## oak
## Circle_Area_Calculator
module Circle_Area_Calculator(clk, rst, radius, area);
  input wire clk, rst;
  input wire [31:0] radius;
  output reg [31:0] area;
  wire [31:0] Square_radius, Result;
  parameter Pi = 32'b01000000010010010000111111010000;
  FloatMultiplier_rounding FM0(.Multiplicand(radius), .Multiplier(radius), .Result(Square_radius));
  FloatMultiplier_rounding FM1(.Multiplicand(Square_radius), .Multiplier(Pi), .Result(Result));
  always @(posedge clk) begin
	if(rst) begin
		area[31:0] <= 1'b0;
	end else begin
		area[31:0] <= Result[31:0];
	end
  end
endmodule
Size: ~31 flip-flops, roughly 66 I/O pins, roughly 0.032 mm2 of cells after synthesis.
clock: 26.9 ns
lec_check: 0
cap_margin: 5
core_margin: 2
core_utilization: 72
cts_cluster_diameter: 80
max_routing_layer: met4
place_density: 0.67
slew_margin: 20
tns_end_percent: 5
run.sh (not shown) runs the stock make flow with config.mk's settings and CLKGATE_MAP_FILE=.
The log for oak ends in 5_1_grt with error ODB-0269, so the run never completed.
Changes in pine relative to oak:
--- a/flow/config.mk
+++ b/flow/config.mk
@@ -8 +8 @@
-export CAP_MARGIN = 5
+export CAP_MARGIN = 20
@@ -10,4 +10 @@
-export CORE_UTILIZATION = 72
-export CTS_CLUSTER_DIAMETER = 80
-export MAX_ROUTING_LAYER = met4
-export PLACE_DENSITY = 0.67
+export CORE_UTILIZATION = 50
==> flow/constraint.sdc <==
create_clock -name core_clock -period 15.6 [get_ports {clk}]
set_input_delay 3.1200 -clock core_clock [delete_from_list [all_inputs] [get_ports {clk}]]
set_output_delay 3.1200 -clock core_clock [all_outputs]
set_load 0.01 [all_outputs]
Notes after the runs:
No crash in pine: every stage finished, but the layout fails its final checks due to setup timing. Delta (pine minus oak): chip area rose by 0.020 mm2, synthesized cell count flat, synthesized area level, area inside the core boundary picked up an extra about 45%, post-synthesis register bit count roughly the same. Relative to oak, final weighted congestion in routability-driven placement decreased by 0.094 in pine.
--- input diff pine..birch ---
--- a/flow/config.mk
+++ b/flow/config.mk
@@ -10 +10 @@
-export CORE_UTILIZATION = 50
+export CORE_UTILIZATION = 32
@@ -12 +11,0 @@
-export TNS_END_PERCENT = 5
==> flow/constraint.sdc <==
create_clock -name core_clock -period 45.4 [get_ports {clk}]
set_input_delay 9.0800 -clock core_clock [delete_from_list [all_inputs] [get_ports {clk}]]
set_output_delay 9.0800 -clock core_clock [all_outputs]
set_load 0.01 [all_outputs]
==> comparison <==
Count of cell instances traversed by the critical path: higher on birch
Between birch and pine, it is birch whose sequential share of layout area is higher, by 0.47 points.
birch: full flow OK, the timing, DRC and antenna checks passed
On count of final setup violators: between pine and birch, it ends up higher for pine.

========
build 55:
Circle_Area_Calculator again, from the RTL that the note above started with.
Settings: LEC_CHECK=0, ABC_AREA=1, CAP_MARGIN=40, CORE_ASPECT_RATIO=0.92, CORE_MARGIN=2, CORE_UTILIZATION=72, CTS_CLUSTER_DIAMETER=140, HOLD_SLACK_MARGIN=0.29, PLACE_DENSITY_LB_ADDON=0.18, SETUP_SLACK_MARGIN=1.43, SLEW_MARGIN=20; clock period 16.2 ns.
detailed placement: build 55 exited with error
Input-level comparison between build 42 and build 55:
==> flow/config.mk <==
export PLATFORM = sky130hd
export DESIGN_NAME = Circle_Area_Calculator
export DESIGN_NICKNAME = Circle_Area_Calculator
export VERILOG_FILES = /design/flow/design.v
export SDC_FILE = /design/flow/constraint.sdc
export NUM_CORES = 4
export LEC_CHECK = 0
export ABC_AREA = 1
export CAP_MARGIN = 20
export CORE_MARGIN = 2
export CORE_UTILIZATION = 68
export SLEW_MARGIN = 20
export TNS_END_PERCENT = 5
==> flow/constraint.sdc <==
create_clock -name core_clock -period 24.5 [get_ports {clk}]
set_input_delay 4.9000 -clock core_clock [delete_from_list [all_inputs] [get_ports {clk}]]
set_output_delay 4.9000 -clock core_clock [all_outputs]
set_load 0.01 [all_outputs]
==> comparison <==
- No final results exist for build 42, since it was stopped by error GRT-0232 during global routing.
- Build 42 vs build 55 — die size rose about 6%.
- Simple logic cell fraction of the synthesized area: build 42 vs build 55 — no meaningful difference
- Yosys stat cell total: build 42 vs build 55 identical
For build 28, these inputs were changed with respect to build 42:
diff --git a/flow/config.mk b/flow/config.mk
--- a/flow/config.mk
+++ b/flow/config.mk
@@ -8 +7,0 @@
-export ABC_AREA = 1
@@ -11 +10 @@
-export CORE_UTILIZATION = 68
+export CORE_UTILIZATION = 65
@@ -13 +11,0 @@
-export TNS_END_PERCENT = 5
==> flow/constraint.sdc <==
create_clock -name core_clock -period 19.6 [get_ports {clk}]
set_input_delay 3.9200 -clock core_clock [delete_from_list [all_inputs] [get_ports {clk}]]
set_output_delay 3.9200 -clock core_clock [all_outputs]
set_load 0.01 [all_outputs]
Results
Build 28 did not finish: a tool error stopped it during global routing. Status: build 42 FAILED at global routing (tool error). In build 28 the synthesized area divided by synthesized cell count turned out 17% higher than in build 42. When the final numbers for build 42 and build 28 were put side by side, the floorplan core density turned out to be greater in build 42. On number of flops mapped to enable cells by yosys, build 42 and build 28 are basically level.

========
== green ==
Circle_Area_Calculator again, from the RTL that the note above started with.
make LEC_CHECK=0 ABC_AREA=1 CAP_MARGIN=20 CELL_PAD_IN_SITES_DETAIL_PLACEMENT=2 CORE_ASPECT_RATIO=1.71 CORE_MARGIN=2 CORE_UTILIZATION=40 CTS_CLUSTER_SIZE=94 GPL_TIMING_DRIVEN=1 MAX_ROUTING_LAYER=met4 MIN_ROUTING_LAYER=met2 SETUP_SLACK_MARGIN=2.1 SLEW_MARGIN=35 finish   # period 18.3 ns
green never completed; the flow aborted with a tool error in detailed placement (3_5_place_dp).
Relative to green, the following input files were edited for orange:
- swapping 35 for 20 in SLEW_MARGIN
- swapping 1 for 0 in GPL_TIMING_DRIVEN
- clearing ABC_AREA, which used to be 1
orange terminated abnormally: global routing (5_1_grt) reported GRT-0116. The synthesized area in orange was lower than what green gave. Lower yosys synthesis chip area among orange and green: orange. Going from green to orange, mux contribution to synthesized area now larger, initial core utilization ~0 delta, synthesized cell count has decreased.
